// apb_slave
module apb_slave (
  input  logic        PCLK,
  input  logic        PRESETn,
  input  logic [31:0] PADDR,
  input  logic        PSEL,
  input  logic        PENABLE,
  input  logic        PWRITE,
  input  logic [31:0] PWDATA,
  output logic [31:0] PRDATA,
  output logic        PREADY,
  output logic        PSLVERR
);
Size: roughly 4,300 cells after synthesis.
clock: 2.18 ns
lec_check: 0
abc_area: 1
cap_margin: 10
cell_pad_in_sites_global_placement: 0
core_margin: 2
core_utilization: 72
cts_cluster_size: 10
gpl_routability_driven: 0
gpl_timing_driven: 1
hold_slack_margin: -0.09
max_routing_layer: met5
min_routing_layer: met1
place_density_lb_addon: 0.07
slew_margin: 20
tns_end_percent: 80
run.sh (not shown) runs the stock make flow with config.mk's settings and CLKGATE_MAP_FILE=.
The baseline finished with timing, DRC and antenna clean.
Change:
==> flow/config.mk (replaced) <==
export PLATFORM = sky130hd
export DESIGN_NAME = apb_slave
export DESIGN_NICKNAME = apb_slave
export VERILOG_FILES = /design/flow/design.v
export SDC_FILE = /design/flow/constraint.sdc
export NUM_CORES = 4
export LEC_CHECK = 0
export CAP_MARGIN = 10
export CELL_PAD_IN_SITES_GLOBAL_PLACEMENT = 1
export CORE_MARGIN = 2
export CORE_UTILIZATION = 70
export CTS_CLUSTER_DIAMETER = 395
export GPL_ROUTABILITY_DRIVEN = 0
export GPL_TIMING_DRIVEN = 1
export MAX_ROUTING_LAYER = met5
export MIN_ROUTING_LAYER = met1
export PLACE_DENSITY_LB_ADDON = 0.06
export SETUP_SLACK_MARGIN = -0.11
export SLEW_MARGIN = 20
export TNS_END_PERCENT = 80
==> flow/constraint.sdc (replaced) <==
create_clock -name core_clock -period 1.38 [get_ports {PCLK}]
set_input_delay 0.2760 -clock core_clock [delete_from_list [all_inputs] [get_ports {PCLK}]]
set_output_delay 0.2760 -clock core_clock [all_outputs]
set_load 0.01 [all_outputs]
- With this change the flow finished but fails on setup timing
- register-to-register slack degrades by 1200 ps
- setup slack degrades by 1100 ps
- hold slack degrades by 160 ps
- power rises by about 50%
- clock power rises by about 70%
- synthesized area falls by 17%
- non-clock buffer count falls by 4
- final area falls by 8.8%
- synthesized cell count falls by about 65%


## indigo
The RTL this note starts from:
==> flow/design.v <==
module apb_slave (
  input  logic        PCLK,
  input  logic        PRESETn,
  input  logic [31:0] PADDR,
  input  logic        PSEL,
  input  logic        PENABLE,
  input  logic        PWRITE,
  input  logic [31:0] PWDATA,
  output logic [31:0] PRDATA,
  output logic        PREADY,
  output logic        PSLVERR
);
  logic [15:0] [31:0] registers;
  logic [3:0] addr_index;
  logic       addr_valid;
  assign addr_index = PADDR[5:2];
  assign addr_valid = (PADDR[31:6] == 0);
  typedef enum logic [1:0] {
    IDLE,
    SETUP,
    ACCESS
  } apb_state_t;
  apb_state_t current_state, next_state;
  always_ff @(posedge PCLK or negedge PRESETn) begin
    if (!PRESETn) begin
      current_state <= IDLE;
    end else begin
      current_state <= next_state;
    end
  end
  always_comb begin
    case (current_state)
      IDLE: begin
        if (PSEL && !PENABLE)
          next_state = SETUP;
        else
          next_state = IDLE;
      end
      SETUP: begin
        if (PSEL && PENABLE)
          next_state = ACCESS;
        else
          next_state = IDLE;
      end
      ACCESS: begin
        if (PSEL && !PENABLE)
          next_state = SETUP;
        else
          next_state = IDLE;
      end
      default:
        next_state = IDLE;
    endcase
  end
  always_ff @(posedge PCLK or negedge PRESETn) begin
    if (!PRESETn) begin
      for (int i = 0; i < 16; i++)
        registers[i] <= 32'h0;
      PRDATA <= 32'h0;
      PREADY <= 1'b1;   
      PSLVERR <= 1'b0;  
    end
    else begin
      PREADY <= (next_state != SETUP);
      PSLVERR <= 1'b0;
      if (current_state == SETUP && PSEL && PENABLE) begin
        if (!addr_valid) begin
          PSLVERR <= 1'b1;
        end
        else if (!PWRITE) begin
          PRDATA <= registers[addr_index];
        end
      end
      if (current_state == ACCESS && PSEL && PENABLE && addr_valid && PWRITE) begin
        registers[addr_index] <= PWDATA;
      end
    end
  end
endmodule
clock: 7.99 ns
lec_check: 0
abc_area: 1
cap_margin: 20
core_margin: 2
core_utilization: 69
slew_margin: 20
indigo went all the way through the flow, and no timing, DRC or antenna check failed.
diff inputs: indigo => xenon
# indigo
export LEC_CHECK = 0
export ABC_AREA = 1
export CAP_MARGIN = 20
export CORE_MARGIN = 2
export CORE_UTILIZATION = 69
export SLEW_MARGIN = 20
create_clock -name core_clock -period 7.99 [get_ports {PCLK}]
# xenon
export LEC_CHECK = 0
export ABC_AREA = 1
export CAP_MARGIN = 20
export CORE_ASPECT_RATIO = 1.35
export CORE_MARGIN = 2
export CORE_UTILIZATION = 72
export CTS_CLUSTER_DIAMETER = 279
export CTS_CLUSTER_SIZE = 10
export PLACE_DENSITY = 0.39
export SETUP_SLACK_MARGIN = 0.4
export SLEW_MARGIN = 20
create_clock -name core_clock -period 1.5 [get_ports {PCLK}]
## What came out
The layout from xenon, despite a flow that completed every stage, fails the layout checks, with the failing checks listed as setup timing. The lower wire length after detailed routing of xenon and indigo is in indigo. Diff indigo -> xenon | power consumed by combinational cells | increase of about 600%. [compare] base=indigo new=xenon: power now larger; hold-fix buffer count after cts now larger; die area -about 4%; wire length of the first global-routing pass went up; clock buffer and inverter area fraction after layout dropped 1.9 points.
Edits applied to the flow inputs when going from xenon to onyx:
# xenon
export LEC_CHECK = 0
export ABC_AREA = 1
export CAP_MARGIN = 20
export CORE_ASPECT_RATIO = 1.35
export CORE_MARGIN = 2
export CORE_UTILIZATION = 72
export CTS_CLUSTER_DIAMETER = 279
export CTS_CLUSTER_SIZE = 10
export PLACE_DENSITY = 0.39
export SETUP_SLACK_MARGIN = 0.4
export SLEW_MARGIN = 20
create_clock -name core_clock -period 1.5 [get_ports {PCLK}]
# onyx
export LEC_CHECK = 0
export CAP_MARGIN = 20
export CORE_MARGIN = 2
export CORE_UTILIZATION = 72
export CTS_CLUSTER_SIZE = 42
export SLEW_MARGIN = 20
create_clock -name core_clock -period 2.15 [get_ports {PCLK}]
Findings:
What the final checks of onyx revealed, after a flow that finished every stage, was a layout that fails on setup timing.
Looking only at clock share of power, and setting everything else aside, the higher value of xenon and onyx goes to onyx.
In the flow results for xenon and onyx, the worst reg-to-reg setup slack is smaller on xenon.
A launch point of the worst path of PWRITE is what onyx shows, while current_state[1] belongs to xenon.
onyx: total cell area reported by yosys after synthesis 5100 sq um below xenon
Diff xenon -> onyx | area fraction in and, or, nand and nor cells | decrease of 43 points
From xenon to onyx the numbers moved as follows: post-detailed-route via-to-cell ratio higher; synthesized-area fraction occupied by ao, oa, aoi and oai cells went down by 0.22 points.
Input changes introduced in pepper (baseline for comparison: onyx):
# onyx
export LEC_CHECK = 0
export CAP_MARGIN = 20
export CORE_MARGIN = 2
export CORE_UTILIZATION = 72
export CTS_CLUSTER_SIZE = 42
export SLEW_MARGIN = 20
create_clock -name core_clock -period 2.15 [get_ports {PCLK}]
# pepper
export LEC_CHECK = 0
export CAP_MARGIN = 20
export CELL_PAD_IN_SITES_GLOBAL_PLACEMENT = 1
export CORE_MARGIN = 2
export CORE_UTILIZATION = 40
export MIN_ROUTING_LAYER = met2
export SLEW_MARGIN = 20
create_clock -name core_clock -period 5.0 [get_ports {PCLK}]
## What came out
Of onyx and pepper, only onyx fails to finish with a clean layout.
Completing all stages was not enough for onyx: its layout failed the final checks because of setup timing.
The initial DRC count of pepper falls short of that of onyx by about 5%.
Clock-buffer cell count (pepper over onyx): increase, 11
Compared with onyx, pepper shows routed wire length that has gone down by more than 10%.
Diff onyx -> pepper | average wire length per cell after detail routing | decrease of 26%
Diff onyx -> pepper | clock power | down by more than half
In pepper, met1 track utilization from global routing is lower than in onyx.
pepper ends up with a setup slack that is 1740 ps higher than in onyx.
Total negative slack: pepper vs onyx up 118210 ps
pepper against onyx: non-clock buffer area fraction after layout saw a decrease; floorplan core area saw an increase; combinational power share saw a decrease.
No activity file was given, so power comes from the tool's default toggle rates.
